==> v7: inputs <==
## JAM
module JAM (
input CLK,
input RST,
output reg [2:0] W,
output reg [2:0] J,
input [6:0] Cost,
output [3:0] MatchCount,
output [9:0] MinCost,
output Valid );
parameter INIT  = 4'b0000;
parameter COMP  = 4'b0001;
parameter CHAN  = 4'b0010;
parameter FIND  = 4'b0011;
parameter EXCH  = 4'b0100;
parameter REV   = 4'b0101;
parameter GIVE  = 4'b0110;
parameter COUNT = 4'b0111;
parameter VALID = 4'b1000;
reg [3:0] curr_state;
reg [3:0] next_state;
parameter [0:3*128-1] mapTbl = {3'd7, 3'd6, 3'd5, 3'd6, 3'd4, 3'd6, 3'd5, 3'd6, 3'd3, 3'd6, 3'd5, 3'd6, 3'd4, 3'd6, 3'd5, 3'd6,
                            	3'd2, 3'd6, 3'd5, 3'd6, 3'd4, 3'd6, 3'd5, 3'd6, 3'd3, 3'd6, 3'd5, 3'd6, 3'd4, 3'd6, 3'd5, 3'd6,
                            	3'd1, 3'd6, 3'd5, 3'd6, 3'd4, 3'd6, 3'd5, 3'd6, 3'd3, 3'd6, 3'd5, 3'd6, 3'd4, 3'd6, 3'd5, 3'd6,
                	            3'd2, 3'd6, 3'd5, 3'd6, 3'd4, 3'd6, 3'd5, 3'd6, 3'd3, 3'd6, 3'd5, 3'd6, 3'd4, 3'd6, 3'd5, 3'd6,
                		  	    3'd0, 3'd6, 3'd5, 3'd6, 3'd4, 3'd6, 3'd5, 3'd6, 3'd3, 3'd6, 3'd5, 3'd6, 3'd4, 3'd6, 3'd5, 3'd6,
                			    3'd2, 3'd6, 3'd5, 3'd6, 3'd4, 3'd6, 3'd5, 3'd6, 3'd3, 3'd6, 3'd5, 3'd6, 3'd4, 3'd6, 3'd5, 3'd6,
                			    3'd1, 3'd6, 3'd5, 3'd6, 3'd4, 3'd6, 3'd5, 3'd6, 3'd3, 3'd6, 3'd5, 3'd6, 3'd4, 3'd6, 3'd5, 3'd6,
                				3'd2, 3'd6, 3'd5, 3'd6, 3'd4, 3'd6, 3'd5, 3'd6, 3'd3, 3'd6, 3'd5, 3'd6, 3'd4, 3'd6, 3'd5, 3'd6};
reg [0:6] compare;
reg [3:0] permutation [0:7];
reg [3:0] permutation_rot [0:7];
reg [3:0] permutation_ex [0:7];
reg [1:0] FIND_count;
wire [2:0] rot;
wire done;
reg [3:0] matchcount;
reg [9:0] mincost;
always@(posedge CLK) begin
	if(RST) curr_state <= INIT;
	else    curr_state <= next_state; 
end 
always@(*)begin
	case (curr_state)
	INIT  : next_state = COMP;
	COMP  : next_state = CHAN;  
  ...
clock: 3.44 ns
lec_check: 0
cap_margin: 20
core_margin: 2
core_utilization: 65
slew_margin: 20
run.sh (not shown) runs the stock make flow with config.mk's settings and CLKGATE_MAP_FILE=.
==> inputs of v10, as changes to v7 <==
--- a/flow/config.mk
+++ b/flow/config.mk
@@ -7,5 +7,10 @@
 export LEC_CHECK = 0
 export CAP_MARGIN = 20
+export CELL_PAD_IN_SITES_GLOBAL_PLACEMENT = 1
 export CORE_MARGIN = 2
-export CORE_UTILIZATION = 65
-export SLEW_MARGIN = 20
+export CORE_UTILIZATION = 57
+export CTS_CLUSTER_SIZE = 44
+export GPL_ROUTABILITY_DRIVEN = 1
+export MAX_ROUTING_LAYER = met5
+export SLEW_MARGIN = 30
+export TNS_END_PERCENT = 45
==> flow/constraint.sdc (replaced) <==
create_clock -name core_clock -period 5.1 [get_ports {CLK}]
set_input_delay 1.0200 -clock core_clock [delete_from_list [all_inputs] [get_ports {CLK}]]
set_output_delay 1.0200 -clock core_clock [all_outputs]
set_load 0.01 [all_outputs]
==> qor summary <==
quantity	v7	v10
Outcome	aborted with a tool error	failed layout checks
Failing step	5_1_grt	-
Reasons for failing layout checks	-	negative setup slack
Die width	150 um	160 um
CTS HTree Levels	4	4
Fraction of the yosys area taken by sequential cells	29.0%	29.0%
Quantity of gates resized following cts	188	96
Die Height	150 um	160 um
Core Util at FP	66.4%	57.7%
# placed instances	2056	2081
Dpl ws	-2.80 ns	-1.28 ns
Gp weighted congestion	1.02	1.02
Site Rows	53	57
Hpwl dp	39.1 mm	38.1 mm
Post-placement cell area	0.0165 mm^2	0.0164 mm^2
Die Footprint	0.0226 mm^2	0.0257 mm^2
Number of register bits inferred by synthesis	161	161
Post-CTS Repair Setup Buffers	49	33
Total core area	0.0210 mm^2	0.0242 mm^2

* * *

==> zinc <==
==> flow/design.v <==
module JAM (
input CLK,
input RST,
output reg [2:0] W,
output reg [2:0] J,
input [6:0] Cost,
output [3:0] MatchCount,
output [9:0] MinCost,
output Valid );
parameter INIT  = 4'b0000;
parameter COMP  = 4'b0001;
parameter CHAN  = 4'b0010;
parameter FIND  = 4'b0011;
parameter EXCH  = 4'b0100;
parameter REV   = 4'b0101;
parameter GIVE  = 4'b0110;
parameter COUNT = 4'b0111;
parameter VALID = 4'b1000;
reg [3:0] curr_state;
reg [3:0] next_state;
parameter [0:3*128-1] mapTbl = {3'd7, 3'd6, 3'd5, 3'd6, 3'd4, 3'd6, 3'd5, 3'd6, 3'd3, 3'd6, 3'd5, 3'd6, 3'd4, 3'd6, 3'd5, 3'd6,
                            	3'd2, 3'd6, 3'd5, 3'd6, 3'd4, 3'd6, 3'd5, 3'd6, 3'd3, 3'd6, 3'd5, 3'd6, 3'd4, 3'd6, 3'd5, 3'd6,
                            	3'd1, 3'd6, 3'd5, 3'd6, 3'd4, 3'd6, 3'd5, 3'd6, 3'd3, 3'd6, 3'd5, 3'd6, 3'd4, 3'd6, 3'd5, 3'd6,
                	            3'd2, 3'd6, 3'd5, 3'd6, 3'd4, 3'd6, 3'd5, 3'd6, 3'd3, 3'd6, 3'd5, 3'd6, 3'd4, 3'd6, 3'd5, 3'd6,
                		  	    3'd0, 3'd6, 3'd5, 3'd6, 3'd4, 3'd6, 3'd5, 3'd6, 3'd3, 3'd6, 3'd5, 3'd6, 3'd4, 3'd6, 3'd5, 3'd6,
                			    3'd2, 3'd6, 3'd5, 3'd6, 3'd4, 3'd6, 3'd5, 3'd6, 3'd3, 3'd6, 3'd5, 3'd6, 3'd4, 3'd6, 3'd5, 3'd6,
                			    3'd1, 3'd6, 3'd5, 3'd6, 3'd4, 3'd6, 3'd5, 3'd6, 3'd3, 3'd6, 3'd5, 3'd6, 3'd4, 3'd6, 3'd5, 3'd6,
                				3'd2, 3'd6, 3'd5, 3'd6, 3'd4, 3'd6, 3'd5, 3'd6, 3'd3, 3'd6, 3'd5, 3'd6, 3'd4, 3'd6, 3'd5, 3'd6};
reg [0:6] compare;
reg [3:0] permutation [0:7];
reg [3:0] permutation_rot [0:7];
reg [3:0] permutation_ex [0:7];
reg [1:0] FIND_count;
wire [2:0] rot;
wire done;
reg [3:0] matchcount;
reg [9:0] mincost;
always@(posedge CLK) begin
	if(RST) curr_state <= INIT;
	else    curr_state <= next_state; 
end 
always@(*)begin
	case (curr_state)
	INIT  : next_state = COMP;
	COMP  : next_state = CHAN;  
	CHAN  : next_state = FIND;  
	FIND  : if(FIND_count==2) next_state = EXCH;  
	        else next_state = FIND;
	EXCH  : next_state = REV;  
	REV   : next_state = GIVE;  
	GIVE  : next_state = COUNT;
	COUNT : if(done) next_state = VALID;
			else next_state = COMP;
	VALID : next_state =  INIT;
	default : next_state = INIT;
	endcase
end
reg [3:0] count;
reg [9:0] cost;
reg start;
always@(posedge CLK) begin
	if(RST) start <= 0;
	else if(~RST) start <= 1;
	else start <= start;
end 
always@(posedge CLK) begin
	if(RST) begin
		W <= 0;
		J <= 0;
		count <= 1;
	end
	else begin
		W <= count >= 8 ? 0 : count;
		J <= permutation[count >= 8 ? 0 : count];
		if(count == 10) begin
			count <= 2;
			W <= 1;
			J <= permutation[1];
		end
		else begin
			count <= count + 1;
		end
	end
end
always@(posedge CLK) begin
	if(curr_state==INIT) begin
		mincost <= 10'd1023;
		matchcount <= 0;
		cost <= 0;
	end
	else if(start)begin
		cost <= cost + Cost;
		if(count == 10) begin
			if(cost < mincost)begin
				mincost <= cost;
				matchcount <= 1;
			end
			else if(cost == mincost)begin
				matchcount <= matchcount + 1;
			end
			cost <= 0;
		end
	end
end
assign MatchCount = matchcount;
assign MinCost = mincost;
always@(posedge CLK)begin
	if(curr_state == COMP) begin
		compare[6] <= permutation[6] < permutation[7];
		compare[5] <= permutation[5] < permutation[6];
		compare[4] <= permutation[4] < permutation[5];
		compare[3] <= permutation[3] < permutation[4];
		compare[2] <= permutation[2] < permutation[3];
		compare[1] <= permutation[1] < permutation[2];
		compare[0] <= permutation[0] < permutation[1];
	end
end
assign rot = mapTbl[compare*3+:3];
always @(posedge CLK) begin
	if(curr_state == CHAN) begin
  		permutation_rot[0] <= 0<=rot || (0>rot && permutation[0]<permutation[rot]) ? 8 : permutation[0];
  		permutation_rot[1] <= 1<=rot || (1>rot && permutation[1]<permutation[rot]) ? 8 : permutation[1];
  		permutation_rot[2] <= 2<=rot || (2>rot && permutation[2]<permutation[rot]) ? 8 : permutation[2];
  		permutation_rot[3] <= 3<=rot || (3>rot && permutation[3]<permutation[rot]) ? 8 : permutation[3];
  		permutation_rot[4] <= 4<=rot || (4>rot && permutation[4]<permutation[rot]) ? 8 : permutation[4];
  		permutation_rot[5] <= 5<=rot || (5>rot && permutation[5]<permutation[rot]) ? 8 : permutation[5];
  		permutation_rot[6] <= 6<=rot || (6>rot && permutation[6]<permutation[rot]) ? 8 : permutation[6];
  		permutation_rot[7] <= 7<=rot || (7>rot && permutation[7]<permutation[rot]) ? 8 : permutation[7];
  	end
end
reg [2:0] minIdx1;
reg [2:0] minIdx2;
reg [2:0] minIdx3;
reg [2:0] minIdx4;
reg [2:0] minIdx11;
reg [2:0] minIdx22;
reg [2:0] minIdx;
always@(posedge CLK)begin
	if(curr_state==INIT) begin
		FIND_count <= 0;
	end
	if(curr_state==FIND && FIND_count==0)begin
		minIdx4 <= permutation_rot[7] > permutation_rot[6] ? 6 : 7;
		minIdx3 <= permutation_rot[5] > permutation_rot[4] ? 4 : 5;
		minIdx2 <= permutation_rot[3] > permutation_rot[2] ? 2 : 3;
		minIdx1 <= permutation_rot[1] > permutation_rot[0] ? 0 : 1;
		FIND_count <= 1;
	end
	else if(curr_state==FIND && FIND_count==1)begin
		minIdx22 <= permutation_rot[minIdx4] > permutation_rot[minIdx3] ? minIdx3 : minIdx4;
		minIdx11 <= permutation_rot[minIdx2] > permutation_rot[minIdx1] ? minIdx1 : minIdx2;
		FIND_count <= 2;
	end
	else if(curr_state==FIND && FIND_count==2)begin
		minIdx <= permutation_rot[minIdx22] > permutation_rot[minIdx11] ? minIdx11 : minIdx22;
		FIND_count <= 0;
	end
	else begin
		FIND_count <= 0;
	end
end
always@(posedge CLK) begin
	if(curr_state==COMP) begin
		permutation_ex[0] <= permutation[0];
		permutation_ex[1] <= permutation[1];
		permutation_ex[2] <= permutation[2];
		permutation_ex[3] <= permutation[3];
		permutation_ex[4] <= permutation[4];
		permutation_ex[5] <= permutation[5];
		permutation_ex[6] <= permutation[6];
		permutation_ex[7] <= permutation[7];
	end
	else if(curr_state==EXCH) begin
		permutation_ex[rot] <= permutation[minIdx];
		permutation_ex[minIdx] <= permutation[rot];
	end
	else if(curr_state == REV)begin
		if(0>rot)
			permutation_ex[0] <= permutation_ex[7-(0-rot-1)];
		if(1>rot)
			permutation_ex[1] <= permutation_ex[7-(1-rot-1)];
		if(2>rot)
			permutation_ex[2] <= permutation_ex[7-(2-rot-1)];
		if(3>rot)
			permutation_ex[3] <= permutation_ex[7-(3-rot-1)];
		if(4>rot)
			permutation_ex[4] <= permutation_ex[7-(4-rot-1)];
		if(5>rot)
			permutation_ex[5] <= permutation_ex[7-(5-rot-1)];
		if(6>rot)
			permutation_ex[6] <= permutation_ex[7-(6-rot-1)];
		if(7>rot)
			permutation_ex[7] <= permutation_ex[7-(7-rot-1)];
	end
end
always@(posedge CLK)begin
	if(curr_state == INIT) begin
		permutation[0] <= 0;
		permutation[1] <= 1;
		permutation[2] <= 2;
		permutation[3] <= 3;
		permutation[4] <= 4;
		permutation[5] <= 5;
		permutation[6] <= 6;
		permutation[7] <= 7;
	end
	else if(curr_state == GIVE) begin
		permutation[0] <= permutation_ex[0];
		permutation[1] <= permutation_ex[1];
		permutation[2] <= permutation_ex[2];
		permutation[3] <= permutation_ex[3];
		permutation[4] <= permutation_ex[4];
		permutation[5] <= permutation_ex[5];
		permutation[6] <= permutation_ex[6];
		permutation[7] <= permutation_ex[7];
	end
end
assign done = compare==0;
assign Valid = (curr_state == VALID);
endmodule
==> flow/run.sh <==
#!/bin/bash
# the make line also repeats each setting of config.mk as NAME=value (left out here)
make -C /OpenROAD-flow-scripts/flow DESIGN_CONFIG=/design/flow/config.mk WORK_HOME=/design/flow/orfs CLKGATE_MAP_FILE= finish
==> flow/config.mk <==
export PLATFORM = sky130hd
export DESIGN_NAME = JAM
export DESIGN_NICKNAME = JAM
export VERILOG_FILES = /design/flow/design.v
export SDC_FILE = /design/flow/constraint.sdc
export NUM_CORES = 4
export LEC_CHECK = 0
export CAP_MARGIN = 20
export CELL_PAD_IN_SITES_GLOBAL_PLACEMENT = 1
export CORE_MARGIN = 5
export CORE_UTILIZATION = 26
export CTS_CLUSTER_DIAMETER = 259
export CTS_CLUSTER_SIZE = 94
export GPL_ROUTABILITY_DRIVEN = 1
export MAX_ROUTING_LAYER = met5
export PLACE_DENSITY_LB_ADDON = 0.29
export SLEW_MARGIN = 0
export TNS_END_PERCENT = 45
==> flow/constraint.sdc <==
create_clock -name core_clock -period 3.5 [get_ports {CLK}]
set_input_delay 0.7000 -clock core_clock [delete_from_list [all_inputs] [get_ports {CLK}]]
set_output_delay 0.7000 -clock core_clock [all_outputs]
set_load 0.01 [all_outputs]
==> pepper (differences from zinc) <==
- CELL_PAD_IN_SITES_GLOBAL_PLACEMENT: 1 -> unset
- CORE_MARGIN: 5 -> 2
- CORE_UTILIZATION: 26 -> 56
- CTS_CLUSTER_DIAMETER: 259 -> unset
- CTS_CLUSTER_SIZE: 94 -> unset
- GPL_ROUTABILITY_DRIVEN: 1 -> unset
- MAX_ROUTING_LAYER: met5 -> unset
- PLACE_DENSITY_LB_ADDON: 0.29 -> unset
- SETUP_SLACK_MARGIN: unset -> 1.01
- SLEW_MARGIN: 0 -> 20
- TNS_END_PERCENT: 45 -> 5
==> flow/constraint.sdc (replaced) <==
create_clock -name core_clock -period 3.49 [get_ports {CLK}]
set_input_delay 0.6980 -clock core_clock [delete_from_list [all_inputs] [get_ports {CLK}]]
set_output_delay 0.6980 -clock core_clock [all_outputs]
set_load 0.01 [all_outputs]
==> comparison <==
pepper finished with setup timing left. zinc produced a layout that fails on setup timing. In synthesized area, pepper and zinc do not differ. Routed wire length: zinc is higher than pepper (about 3.3%). Between zinc and pepper, the lower clock power is in zinc (gap about 8%, measured against pepper). Of pepper and zinc, pepper has the higher clock skew (gap 0.0062 ns).
==> figures <==
quantity                                           zinc           pepper
Outcome                                 failed layout checks  failed layout checks
Violated checks                            setup timing     setup timing
Routing usage on met2                             0.291            0.632
# Post-CTS Setup Buffers                             35               22
Wire length on met1                             25.5 mm          21.0 mm
Placement row count                                  84               57
Global-route wire length before repair          83.7 mm          81.0 mm
Overall chip area                           0.0584 mm^2      0.0262 mm^2
Std-Cell Core Area                          0.0529 mm^2      0.0244 mm^2
Static leakage                                  7.79 nW          7.78 nW
Sequential share of cell area                     0.210            0.216
No activity file was given, so power comes from the tool's default toggle rates.
